==> try-quartz <==
==> flow/design.v <==
module alu_design #(parameter W = 16, parameter N = 4) ( 
  clock, reset, CE, INP_valid, MODE, CMD, OPA, OPB, CIN, ERR, RES, OV, COUT, G, L, E);
  input clock;
  input reset;
  input CE;                     
  input [1:0] INP_valid;       
  input MODE;                  
  input [N-1:0] CMD;           
  input [W-1:0] OPA;           
  input [W-1:0] OPB;           
  input CIN;                   
  output reg ERR;              
  output reg [2*W-1:0] RES;    
  output reg OV;               
  output reg COUT;             
  output reg G;                
  output reg L;                
  output reg E;                
parameter SHIFT_W = $clog2(W);
reg [W-1:0] opa_r, opb_r;
reg [N-1:0] cmd_r;
reg [1:0] valid_r;
reg mode_r, cin_r;
reg [2*W - 1:0] res_comb;
reg cout_comb, ov_comb, g_comb, l_comb, e_comb, err_comb;
reg [SHIFT_W-1:0] shift_amount;
always @(posedge clock or posedge reset) begin
  if (reset) begin
    opa_r   <= 0;
    opb_r   <= 0;
    cmd_r   <= 0;
    valid_r <= 0;
    mode_r  <= 0;
    cin_r   <= 0;
  end else if (CE) begin
    opa_r   <= OPA;
    opb_r   <= OPB;
    cmd_r   <= CMD;
    valid_r <= INP_valid;
    mode_r  <= MODE;
    cin_r   <= CIN;
  end
end
always @(*) begin
  res_comb  = 0;
  cout_comb = 0;
  ov_comb   = 0;
  g_comb    = 0;
  l_comb    = 0;
  e_comb    = 0;
  err_comb  = 0;
  shift_amount = 0;
  if (mode_r) begin  
    case (valid_r)
      2'b01: begin  
        case (cmd_r)
          4'b0100: begin
            res_comb  = opa_r + 1;
            cout_comb = res_comb[W];
          end
          4'b0101: begin
            res_comb = opa_r - 1;
            ov_comb  = res_comb[W];
          end
          default: err_comb = 1;
        endcase
      end
      2'b10: begin  
        case (cmd_r)
          4'b0110: begin
            res_comb  = {{W{1'b0}}, opb_r + 1};
            cout_comb = res_comb[W];
          end
          4'b0111: begin
            res_comb = {{W{1'b0}}, opb_r - 1};
            ov_comb  = res_comb[W];
          end
          default: err_comb = 1;
        endcase
      end
      2'b11: begin  
        case (cmd_r)
          4'b0000: begin
            res_comb = opa_r + opb_r;
            cout_comb = res_comb[W];
          end
          4'b0001: begin
            res_comb = opa_r - opb_r;
            ov_comb = (opa_r < opb_r);
          end
          4'b0010: begin
            res_comb = opa_r + opb_r + cin_r;
            cout_comb = res_comb[W];
          end
          4'b0011: begin
            res_comb = opa_r - opb_r - cin_r;
            ov_comb = (opa_r < (opb_r + cin_r));
          end
          4'b1000: begin  
            if (opa_r == opb_r) begin
              e_comb = 1;
              g_comb = 0;
              l_comb = 0;
            end
            else if (opa_r > opb_r) begin
              e_comb = 0;
              g_comb = 1;
              l_comb = 0;
            end
            else begin
              e_comb = 0;
              g_comb = 0;
              l_comb = 1;
            end
          end
          4'b1001:   res_comb = (opa_r + 1) * (opb_r + 1);
          4'b1010: res_comb = (opa_r << 1) * opb_r;
          4'b1011: begin  
                   res_comb = $signed(opa_r) + $signed(opb_r);
                   ov_comb = (($signed(opa_r) > 0 && $signed(opb_r) > 0 && $signed(res_comb[W-1:0]) <= 0) ||
                             ($signed(opa_r) < 0 && $signed(opb_r) < 0 && $signed(res_comb[W-1:0]) >= 0));
                  if ($signed(opa_r) == $signed(opb_r)) begin
                    e_comb = 1;
                    g_comb = 0;
                    l_comb = 0;
                  end
                  else if ($signed(opa_r) > $signed(opb_r)) begin
                    e_comb = 0;
                    g_comb = 1;
                    l_comb = 0;
                  end
                  else begin
                    e_comb = 0;
                    g_comb = 0;
                    l_comb = 1;
                  end
          end
          4'b1100: begin  
                   res_comb = $signed(opa_r) - $signed(opb_r);
                   ov_comb = (($signed(opa_r) >= 0 && $signed(opb_r) < 0 && $signed(res_comb[W-1:0]) < 0) ||
                             ($signed(opa_r) < 0 && $signed(opb_r) >= 0 && $signed(res_comb[W-1:0]) >= 0));
                   if ($signed(opa_r) == $signed(opb_r)) begin
                     e_comb = 1;
                     g_comb = 0;
                     l_comb = 0;
                   end
                   else if ($signed(opa_r) > $signed(opb_r)) begin
                     e_comb = 0;
                     g_comb = 1;
                     l_comb = 0;
                   end
                   else begin
                     e_comb = 0;
                     g_comb = 0;
                     l_comb = 1;
                  end
          end
          default: err_comb = 1;
        endcase
      end
      default: err_comb = 1;
    endcase
  end else begin  
    case (valid_r)
      2'b01: begin  
        case (cmd_r)
          4'b0110:   res_comb = {{W{1'b0}}, ~opa_r};
          4'b1000:  res_comb = {{W{1'b0}}, opa_r >> 1};
          4'b1001:  res_comb = {{W{1'b0}}, opa_r << 1};
          default: err_comb = 1;
        endcase
      end
      2'b10: begin  
        case (cmd_r)
          4'b0111:   res_comb = {{W{1'b0}}, ~opb_r};
          4'b1010:  res_comb = {{W{1'b0}}, opb_r >> 1};
          4'b1011:  res_comb = {{W{1'b0}}, opb_r << 1};
          default: err_comb = 1;
        endcase
      end
      2'b11: begin  
        case (cmd_r)
          4'b0000:   res_comb = {{W{1'b0}}, opa_r & opb_r};
          4'b0001:  res_comb = {{W{1'b0}}, ~(opa_r & opb_r)};
          4'b0010:    res_comb = {{W{1'b0}}, opa_r | opb_r};
          4'b0011:   res_comb = {{W{1'b0}}, ~(opa_r | opb_r)};
          4'b0100:   res_comb = {{W{1'b0}}, opa_r ^ opb_r};
          4'b0101:  res_comb = {{W{1'b0}}, ~(opa_r ^ opb_r)};
          4'b1100: begin  
            if (|opb_r[W-1:SHIFT_W+1])   
              err_comb = 1;
            else begin
              shift_amount = opb_r[SHIFT_W-1:0];
              res_comb = {{W{1'b0}}, (opa_r << shift_amount) | (opa_r >> (W - shift_amount))};
            end
          end
          4'b1101: begin  
            if (|opb_r[W-1:SHIFT_W+1])   
              err_comb = 1;
            else begin
              shift_amount = opb_r[SHIFT_W-1:0];
              res_comb = {{W{1'b0}}, (opa_r >> shift_amount) | (opa_r << (W - shift_amount))};
            end
          end
          default: err_comb = 1;
        endcase
      end
      default: err_comb = 1;
    endcase
  end
end
always @(posedge clock or posedge reset) begin
  if (reset) begin
    RES  <= 0;
    COUT <= 0;
    OV   <= 0;
    G    <= 0;
    L    <= 0;
    E    <= 0;
    ERR  <= 0;
  end else if (CE) begin
    RES  <= res_comb;
    COUT <= cout_comb;
    OV   <= ov_comb;
    G    <= g_comb;
    L    <= l_comb;
    E    <= e_comb;
    ERR  <= err_comb;
  end
end
endmodule
==> flow/run.sh <==
#!/bin/bash
# the make line also repeats each setting of config.mk as NAME=value (left out here)
make -C /OpenROAD-flow-scripts/flow DESIGN_CONFIG=/design/flow/config.mk WORK_HOME=/design/flow/orfs CLKGATE_MAP_FILE= finish
==> flow/config.mk <==
export PLATFORM = sky130hd
export DESIGN_NAME = alu_design
export DESIGN_NICKNAME = alu_design
export VERILOG_FILES = /design/flow/design.v
export SDC_FILE = /design/flow/constraint.sdc
export NUM_CORES = 4
export LEC_CHECK = 0
export CAP_MARGIN = 20
export CELL_PAD_IN_SITES_DETAIL_PLACEMENT = 0
export CORE_MARGIN = 2
export CORE_UTILIZATION = 17
export CTS_CLUSTER_DIAMETER = 175
export CTS_CLUSTER_SIZE = 92
export GPL_ROUTABILITY_DRIVEN = 1
export HOLD_SLACK_MARGIN = 0.29
export MAX_ROUTING_LAYER = met5
export PLACE_DENSITY = 0.78
export SETUP_SLACK_MARGIN = 0.04
export SLEW_MARGIN = 20
export TNS_END_PERCENT = 5
==> flow/constraint.sdc <==
create_clock -name core_clock -period 7.8 [get_ports {clock}]
set_input_delay 1.5600 -clock core_clock [delete_from_list [all_inputs] [get_ports {clock}]]
set_output_delay 1.5600 -clock core_clock [all_outputs]
set_load 0.01 [all_outputs]
==> try-zinc (differences from try-quartz) <==
- CELL_PAD_IN_SITES_DETAIL_PLACEMENT: 0 -> unset
- CORE_UTILIZATION: 17 -> 45
- CTS_CLUSTER_DIAMETER: 175 -> unset
- CTS_CLUSTER_SIZE: 92 -> unset
- GPL_ROUTABILITY_DRIVEN: 1 -> unset
- HOLD_SLACK_MARGIN: 0.29 -> unset
- MAX_ROUTING_LAYER: met5 -> unset
- PLACE_DENSITY: 0.78 -> 0.6
- SETUP_SLACK_MARGIN: 0.04 -> unset
- TNS_END_PERCENT: 5 -> unset
==> flow/constraint.sdc (replaced) <==
create_clock -name core_clock -period 8.08 [get_ports {clock}]
set_input_delay 1.6160 -clock core_clock [delete_from_list [all_inputs] [get_ports {clock}]]
set_output_delay 1.6160 -clock core_clock [all_outputs]
set_load 0.01 [all_outputs]
==> try-violet (differences from try-quartz) <==
- ABC_AREA: unset -> 1
- CELL_PAD_IN_SITES_DETAIL_PLACEMENT: 0 -> unset
- CORE_ASPECT_RATIO: unset -> 0.5
- CORE_UTILIZATION: 17 -> 40
- CTS_CLUSTER_DIAMETER: 175 -> 385
- CTS_CLUSTER_SIZE: 92 -> 94
- GPL_ROUTABILITY_DRIVEN: 1 -> unset
- HOLD_SLACK_MARGIN: 0.29 -> -0.09
- MAX_ROUTING_LAYER: met5 -> unset
- PLACE_DENSITY: 0.78 -> 0.43
- SETUP_SLACK_MARGIN: 0.04 -> unset
- TNS_END_PERCENT: 5 -> unset
==> flow/constraint.sdc (replaced) <==
create_clock -name core_clock -period 8.3 [get_ports {clock}]
set_input_delay 1.6600 -clock core_clock [delete_from_list [all_inputs] [get_ports {clock}]]
set_output_delay 1.6600 -clock core_clock [all_outputs]
set_load 0.01 [all_outputs]
==> try-onyx (differences from try-quartz) <==
- CELL_PAD_IN_SITES_DETAIL_PLACEMENT: 0 -> unset
- CORE_UTILIZATION: 17 -> 52
- CTS_CLUSTER_DIAMETER: 175 -> unset
- CTS_CLUSTER_SIZE: 92 -> unset
- GPL_ROUTABILITY_DRIVEN: 1 -> unset
- HOLD_SLACK_MARGIN: 0.29 -> unset
- MAX_ROUTING_LAYER: met5 -> unset
- PLACE_DENSITY: 0.78 -> 0.6
- SETUP_SLACK_MARGIN: 0.04 -> unset
- TNS_END_PERCENT: 5 -> unset
==> flow/constraint.sdc (replaced) <==
create_clock -name core_clock -period 5.92 [get_ports {clock}]
set_input_delay 1.1840 -clock core_clock [delete_from_list [all_inputs] [get_ports {clock}]]
set_output_delay 1.1840 -clock core_clock [all_outputs]
set_load 0.01 [all_outputs]
==> flow_metrics.py <==
# Auto-generated metrics
metrics = {
    "status": {
        "status": "timing/DRC/antenna clean",
    },
    "clocking": {
        "path_clk_slew_ps": 70,
    },
    "routing": {
        "dr.pass1.iters": 9,
        "drt-met1-wl_um": 52400,
    },
    "synthesis": {
        "synth.most_common_cell": "inv_1",
    },
    "die": {
        "nWellTaps": 2325,
    },
    "setup_path": {
        "ff2ff_setup_slack_ps": 250,
    },
    "final_layout": {
        "areaGrowthSynthToFinish_pct": 19.49,
    },
}
the above is filed under try-quartz

==> flow_metrics.py <==
# Auto-generated metrics
metrics = {
    "die": {
        "nWellTaps": 864,
    },
    "clocking": {
        "path_clk_slew_ps": 80,
    },
    "status": {
        "status": "timing/DRC/antenna clean",
    },
    "synthesis": {
        "synth.most_common_cell": "inv_1",
    },
    "final_layout": {
        "areaGrowthSynthToFinish_pct": 12.13,
    },
}
the above is filed under try-zinc

==> flow_metrics.py <==
# Auto-generated metrics
metrics = {
    "routing": {
        "drt-met1-wl_um": 51460,
    },
    "final_timing": {
        "fin_ws_ps": -1424,
        "setup_viol": 25,
    },
    "status": {
        "status": "finished with violations",
        "violations": "negative setup slack",
    },
}
the above is filed under try-onyx

==> flow_metrics.py <==
# Auto-generated metrics
metrics = {
    "status": {
        "status": "timing/DRC/antenna clean",
    },
    "die": {
        "nWellTaps": 1036,
    },
    "setup_path": {
        "ff2ff_setup_slack_ps": 490,
    },
    "clocking": {
        "path_clk_slew_ps": 70,
    },
    "routing": {
        "dr.pass1.iters": 6,
    },
}
the above is filed under try-violet

